==> job 6308: inputs <==
==> flow/design.v <==
`timescale 1ns / 1ps
module mult_gen_0(
    CLK,
    A,
    B,
    P
);
input              CLK;
input      [7:0]   A;
input      [7:0]   B;
output     [7:0]   P;
reg [7:0]  a_reg;
reg [7:0]  b_reg;
reg [7:0]  p_reg0;
reg [7:0]  p_reg1;
assign P = p_reg1;
always @(posedge CLK) begin
    a_reg  <= A;
    b_reg  <= B;
    p_reg0 <= a_reg * b_reg;
    p_reg1 <= p_reg0;
end
endmodule
`timescale 1ns / 1ps
module pe(
clk, 
rst,
in_data, 
in_weight, 
in_psum,
in_data_update, 
in_weight_update, 
in_psum_update,
out_psum, 
out_psum_vld
    );
parameter WIDTH             = 8;
parameter PIPELINE_STAGE    = 3;
input                               clk;
input                               rst;
input   [WIDTH - 1 : 0]             in_data;
input   [WIDTH - 1 : 0]             in_weight;
input   [WIDTH - 1 : 0]         in_psum;
input                               in_data_update;
input                               in_weight_update;
input                               in_psum_update;
output  [WIDTH - 1 : 0]         out_psum;
output                              out_psum_vld;
reg     [WIDTH - 1 : 0]             in_data_reg;
reg     [WIDTH - 1 : 0]             in_weight_reg;
reg     [WIDTH - 1 : 0]             in_psum_reg;
wire                                in_update;
wire    [WIDTH - 1 : 0]         out_mult;
reg     [WIDTH - 1 : 0]         in_psum_pipeline        [0 : PIPELINE_STAGE - 1];
reg                                 out_psum_vld_pipeline   [0 : PIPELINE_STAGE];
integer i;
mult_gen_0 mult_unit (
  .CLK(clk),   
  .A(in_data_reg),       
  .B(in_weight_reg),       
  .P(out_mult)       
);
assign in_update = (in_data_update | in_weight_update | in_psum_update);
assign out_psum = in_psum_pipeline[PIPELINE_STAGE-1] + out_mult;
assign out_psum_vld = out_psum_vld_pipeline[PIPELINE_STAGE];
always @(posedge clk) begin
    if(rst) begin
        in_data_reg <= 0;
        in_weight_reg <= 0;
        in_psum_reg <= 0;
    end
    else begin
        if(in_data_update) begin
            in_data_reg <= in_data;
        end
        if(in_weight_update) begin
            in_weight_reg <= in_weight;
        end
        if(in_psum_update) begin
            in_psum_reg <= in_psum;
        end
    end
end
always @(posedge clk) begin
    if(rst) begin
        for(i = 0; i <= PIPELINE_STAGE; i = i + 1) begin: zero_init_out_psum_vld
            out_psum_vld_pipeline[i] <= 0;
        end 
    end
    else begin
        out_psum_vld_pipeline[0] <= in_update;
        for(i = 0; i < PIPELINE_STAGE; i = i + 1) begin: pipeline_stage_out_psum_vld
            out_psum_vld_pipeline[i+1] <= out_psum_vld_pipeline[i];
        end 
    end
end
always @(posedge clk) begin
    if(rst) begin
        for(i = 0; i <= PIPELINE_STAGE - 1; i = i + 1) begin: zero_init_in_psum
            in_psum_pipeline[i] <= 0;
        end 
    end
    else begin
        in_psum_pipeline[0] <= in_psum_reg;
        for(i = 0; i < PIPELINE_STAGE - 1; i = i + 1) begin: pipeline_stage_in_psum
            in_psum_pipeline[i+1] <= in_psum_pipeline[i];
        end 
    end
end
endmodule
`timescale 1ns / 1ps
module pmul(
clk,rst,
in_update,
in_data2,
in_data1,
in_data0,
in_weight2,
in_weight1,
in_weight0,
psum,
psum_vld
    );
    parameter WIDTH = 8;
    input clk;
    input rst;
    input [WIDTH-1:0] in_data2;
    input [WIDTH-1:0] in_data1;
    input [WIDTH-1:0] in_data0;
    input [WIDTH-1:0] in_weight2;
    input [WIDTH-1:0] in_weight1;
    input [WIDTH-1:0] in_weight0;
    input wire        in_update;
    output [WIDTH-1:0]psum;
    output            psum_vld;
    wire [2:0] out_psum_vld;
    wire [WIDTH-1:0] out_psum [0:2];
    assign psum = out_psum[2] + out_psum[1] + out_psum[0];
    assign psum_vld = (out_psum_vld == 3'b111);
    pe pe2( .clk(clk), .rst(rst), 
            .in_data(in_data2), .in_weight(in_weight2), .in_psum(0), 
            .in_data_update(in_update), .in_weight_update(in_update), .in_psum_update(in_update), 
            .out_psum(out_psum[2]), .out_psum_vld(out_psum_vld[2]));
    pe pe1( .clk(clk), .rst(rst), 
            .in_data(in_data1), .in_weight(in_weight1), .in_psum(0), 
            .in_data_update(in_update), .in_weight_update(in_update), .in_psum_update(in_update), 
            .out_psum(out_psum[1]), .out_psum_vld(out_psum_vld[1]));
    pe pe0( .clk(clk), .rst(rst), 
            .in_data(in_data0), .in_weight(in_weight0), .in_psum(0), 
            .in_data_update(in_update), .in_weight_update(in_update), .in_psum_update(in_update), 
            .out_psum(out_psum[0]), .out_psum_vld(out_psum_vld[0]));
endmodule
`timescale 1ns / 1ps
module pcore(
    clk,rst,
    in_update,  
    activate2,
    activate1,
    activate0,
    weight2,
    weight1,
    weight0,
    out_psum,
    out_psum_vld
    );
    parameter WIDTH = 8;
    input wire                      clk,rst,in_update;
    input  wire [3*WIDTH-1:0]       activate2;
    input  wire [3*WIDTH-1:0]       activate1;
    input  wire [3*WIDTH-1:0]       activate0;
    input  wire [3*WIDTH-1:0]       weight2;
    input  wire [3*WIDTH-1:0]       weight1;
    input  wire [3*WIDTH-1:0]       weight0;
    output wire [WIDTH-1:0]         out_psum;
    output wire                     out_psum_vld;
    wire        [WIDTH-1:0]         psum[0:2];
    wire        [2:0]               psum_vld;
    assign out_psum = psum[2] + psum[1] + psum[0];
    assign out_psum_vld = psum_vld[2] & psum_vld[1] & psum_vld[0];
    pmul #(.WIDTH(WIDTH))p2(.clk(clk), .rst(rst), 
         .in_update(in_update), 
         .in_data2(activate2[3*WIDTH-1:2*WIDTH]), .in_data1(activate2[2*WIDTH-1:1*WIDTH]), .in_data0(activate2[1*WIDTH-1:0]), 
         .in_weight2(weight2[3*WIDTH-1:2*WIDTH]), .in_weight1(weight2[2*WIDTH-1:1*WIDTH]), .in_weight0(weight2[1*WIDTH-1:0]), 
         .psum(psum[2]), .psum_vld(psum_vld[2]));
    pmul #(.WIDTH(WIDTH))p1(.clk(clk), .rst(rst), 
         .in_update(in_update), 
         .in_data2(activate1[3*WIDTH-1:2*WIDTH]), .in_data1(activate1[2*WIDTH-1:1*WIDTH]), .in_data0(activate1[1*WIDTH-1:0]), 
         .in_weight2(weight1[3*WIDTH-1:2*WIDTH]), .in_weight1(weight1[2*WIDTH-1:1*WIDTH]), .in_weight0(weight1[1*WIDTH-1:0]), 
         .psum(psum[1]), .psum_vld(psum_vld[1]));
    pmul #(.WIDTH(WIDTH))p0(.clk(clk), .rst(rst), 
         .in_update(in_update), 
         .in_data2(activate0[3*WIDTH-1:2*WIDTH]), .in_data1(activate0[2*WIDTH-1:1*WIDTH]), .in_data0(activate0[1*WIDTH-1:0]), 
         .in_weight2(weight0[3*WIDTH-1:2*WIDTH]), .in_weight1(weight0[2*WIDTH-1:1*WIDTH]), .in_weight0(weight0[1*WIDTH-1:0]), 
         .psum(psum[0]), .psum_vld(psum_vld[0]));
endmodule
`timescale 1ns / 1ps
module computing_core(
clk,rst,
load_done,
activate0,
activate1,
activate2,
weight0,
weight1,
weight2,
weight3,
out_psum0,
out_psum1,
out_psum2,
out_psum3,
out_psum_vld
    );
    parameter WIDTH = 8;
    input  wire                 clk,rst,load_done;
    input  wire  [9*WIDTH-1:0]   weight0,weight1,weight2,weight3;
    input  wire [3*WIDTH-1:0]   activate0;
    input  wire [3*WIDTH-1:0]   activate1;
    input  wire [3*WIDTH-1:0]   activate2;
    output wire [WIDTH-1:0]     out_psum0;
    output wire [WIDTH-1:0]     out_psum1;
    output wire [WIDTH-1:0]     out_psum2;
    output wire [WIDTH-1:0]     out_psum3;
    output wire                 out_psum_vld;
    wire [3:0]      psum_vld;
    assign out_psum_vld = psum_vld[0] & psum_vld[1] & psum_vld[2] & psum_vld[3];
    pcore #(.WIDTH(WIDTH))p0(.clk(clk), .rst(rst), .in_update(load_done),
            .activate2(activate0),
            .activate1(activate1),
            .activate0(activate2),
            .weight2({weight0[64+:8], weight0[56+:8], weight0[48+:8]}),
            .weight1({weight0[40+:8], weight0[32+:8], weight0[24+:8]}),
            .weight0({weight0[16+:8], weight0[8+:8],  weight0[0+:8]}),
            .out_psum(out_psum0), .out_psum_vld(psum_vld[0]));
    pcore #(.WIDTH(WIDTH))p1(.clk(clk), .rst(rst), .in_update(load_done),
            .activate2(activate0),
            .activate1(activate1),
            .activate0(activate2),
            .weight2({weight1[64+:8], weight1[56+:8], weight1[48+:8]}),
            .weight1({weight1[40+:8], weight1[32+:8], weight1[24+:8]}),
            .weight0({weight1[16+:8], weight1[8+:8] , weight1[0+:8]}),
            .out_psum(out_psum1), .out_psum_vld(psum_vld[1]));
    pcore #(.WIDTH(WIDTH))p2(.clk(clk), .rst(rst), .in_update(load_done),
            .activate2(activate0),
            .activate1(activate1),
            .activate0(activate2),
            .weight2({weight2[64+:8], weight2[56+:8], weight2[48+:8]}),
            .weight1({weight2[40+:8], weight2[32+:8], weight2[24+:8]}),
            .weight0({weight2[16+:8], weight2[8+:8] , weight2[0+:8]}),
            .out_psum(out_psum2), .out_psum_vld(psum_vld[2]));
    pcore #(.WIDTH(WIDTH))p3(.clk(clk), .rst(rst), .in_update(load_done),
            .activate2(activate0),
            .activate1(activate1),
            .activate0(activate2),
            .weight2({weight3[64+:8], weight3[56+:8], weight3[48+:8]}),
            .weight1({weight3[40+:8], weight3[32+:8], weight3[24+:8]}),
            .weight0({weight3[16+:8], weight3[8+:8] , weight3[0+:8]}),
            .out_psum(out_psum3), .out_psum_vld(psum_vld[3]));
endmodule
==> flow/run.sh <==
#!/bin/bash
# the make line also repeats each setting of config.mk as NAME=value (left out here)
make -C /OpenROAD-flow-scripts/flow DESIGN_CONFIG=/design/flow/config.mk WORK_HOME=/design/flow/orfs CLKGATE_MAP_FILE= finish
==> flow/config.mk <==
export PLATFORM = sky130hd
export DESIGN_NAME = computing_core
export DESIGN_NICKNAME = computing_core
export VERILOG_FILES = /design/flow/design.v
export SDC_FILE = /design/flow/constraint.sdc
export NUM_CORES = 4
export LEC_CHECK = 0
export CAP_MARGIN = 20
export CORE_MARGIN = 2
export CORE_UTILIZATION = 40
export CTS_CLUSTER_DIAMETER = 340
export PLACE_DENSITY_LB_ADDON = 0.12
export SLEW_MARGIN = 5
==> flow/constraint.sdc <==
create_clock -name core_clock -period 6.5 [get_ports {clk}]
set_input_delay 1.3000 -clock core_clock [delete_from_list [all_inputs] [get_ports {clk}]]
set_output_delay 1.3000 -clock core_clock [all_outputs]
set_load 0.01 [all_outputs]
==> job 868 (differences from job 6308) <==
Settings changed: CAP_MARGIN 20 to 5, CORE_UTILIZATION 40 to 72, CTS_CLUSTER_DIAMETER 340 to default, PLACE_DENSITY_LB_ADDON 0.12 to default, SETUP_SLACK_MARGIN from default to -0.36, SLEW_MARGIN 5 to 20.
==> flow/constraint.sdc (replaced) <==
create_clock -name core_clock -period 3.51 [get_ports {clk}]
set_input_delay 0.7020 -clock core_clock [delete_from_list [all_inputs] [get_ports {clk}]]
set_output_delay 0.7020 -clock core_clock [all_outputs]
set_load 0.01 [all_outputs]
==> job 3551 (differences from job 6308) <==
Settings changed: CELL_PAD_IN_SITES_DETAIL_PLACEMENT from default to 2, CTS_CLUSTER_DIAMETER 340 to default, CTS_CLUSTER_SIZE from default to 46, GPL_ROUTABILITY_DRIVEN from default to 0, GPL_TIMING_DRIVEN from default to 0, HOLD_SLACK_MARGIN from default to 0.02, MAX_ROUTING_LAYER from default to met5, MIN_ROUTING_LAYER from default to met2, PLACE_DENSITY_LB_ADDON 0.12 to default, SETUP_SLACK_MARGIN from default to -0.22, SLEW_MARGIN 5 to 20.
==> flow/constraint.sdc (replaced) <==
create_clock -name core_clock -period 5.27 [get_ports {clk}]
set_input_delay 1.0540 -clock core_clock [delete_from_list [all_inputs] [get_ports {clk}]]
set_output_delay 1.0540 -clock core_clock [all_outputs]
set_load 0.01 [all_outputs]
==> job 5924 (differences from job 6308) <==
Settings changed: ABC_AREA from default to 0, CAP_MARGIN 20 to 0, CORE_ASPECT_RATIO from default to 0.71, CORE_UTILIZATION 40 to 72, CTS_CLUSTER_DIAMETER 340 to default, CTS_CLUSTER_SIZE from default to 44, PLACE_DENSITY_LB_ADDON 0.12 to 0.01, SETUP_SLACK_MARGIN from default to 1.8, SLEW_MARGIN 5 to 20, TNS_END_PERCENT from default to 70.
==> flow/constraint.sdc (replaced) <==
create_clock -name core_clock -period 6.25 [get_ports {clk}]
set_input_delay 1.2500 -clock core_clock [delete_from_list [all_inputs] [get_ports {clk}]]
set_output_delay 1.2500 -clock core_clock [all_outputs]
set_load 0.01 [all_outputs]
==> flow_summary.yaml <==
# physical design summary
run_status:
  outcome: "no timing/DRC/antenna violations"
power_and_ir_drop:
  power_leader: "registers"
sta:
  slew_violations: 0
  tightest_slew_ns: 1.117
detailed_routing:
  drt_pass1_iterations: 6
  met1_length_mm: 71.25
global_route:
  grt_pass1_vias: 47240
  antenna_found_initial: 29
flow_run:
  drv_cap: 0
# the run above: job 5924

==> flow_summary.yaml <==
# physical design summary
run_status:
  outcome: "failed layout checks"
  check-failures: "negative setup slack"
detailed_routing:
  drt_pass1_iterations: 5
global_route:
  grt_pass1_vias: 50660
sta:
  setup_viol: 80
  fin_ws_ns: -2.187
  slew_violations: 0
power_and_ir_drop:
  power_leader: "registers"
# the run above: job 868

==> flow_summary.yaml <==
# flow metrics
yosys:
  syn_area_mm2: 0.06936
  avgSynthCellArea_um2: 10.54
run_status:
  error: "[ERROR GRT-0232] Routing congestion too high. Check the congestion heatmap in the GUI."
  lastStage: "global routing"
  outcome: "stopped before the end"
global_route:
  grt.total_usage: 0.7664
  grtUsageMet1: 0
  met2_usage: 0.7971
clock_tree:
  cts.htree.levels: 4
# the run above: job 3551

==> flow_summary.yaml <==
# physical design summary
run_status:
  outcome: "no timing/DRC/antenna violations"
flow_run:
  drv_cap: 0
detailed_routing:
  met1_length_mm: 80.74
  drt_pass1_iterations: 5
global_route:
  antenna_found_initial: 17
  grt_pass1_vias: 45520
sta:
  tightest_slew_ns: 1.055
  slew_violations: 0
floorplanning:
  coreArea_mm2: 0.1719
power_and_ir_drop:
  power_leader: "registers"
# the run above: job 6308

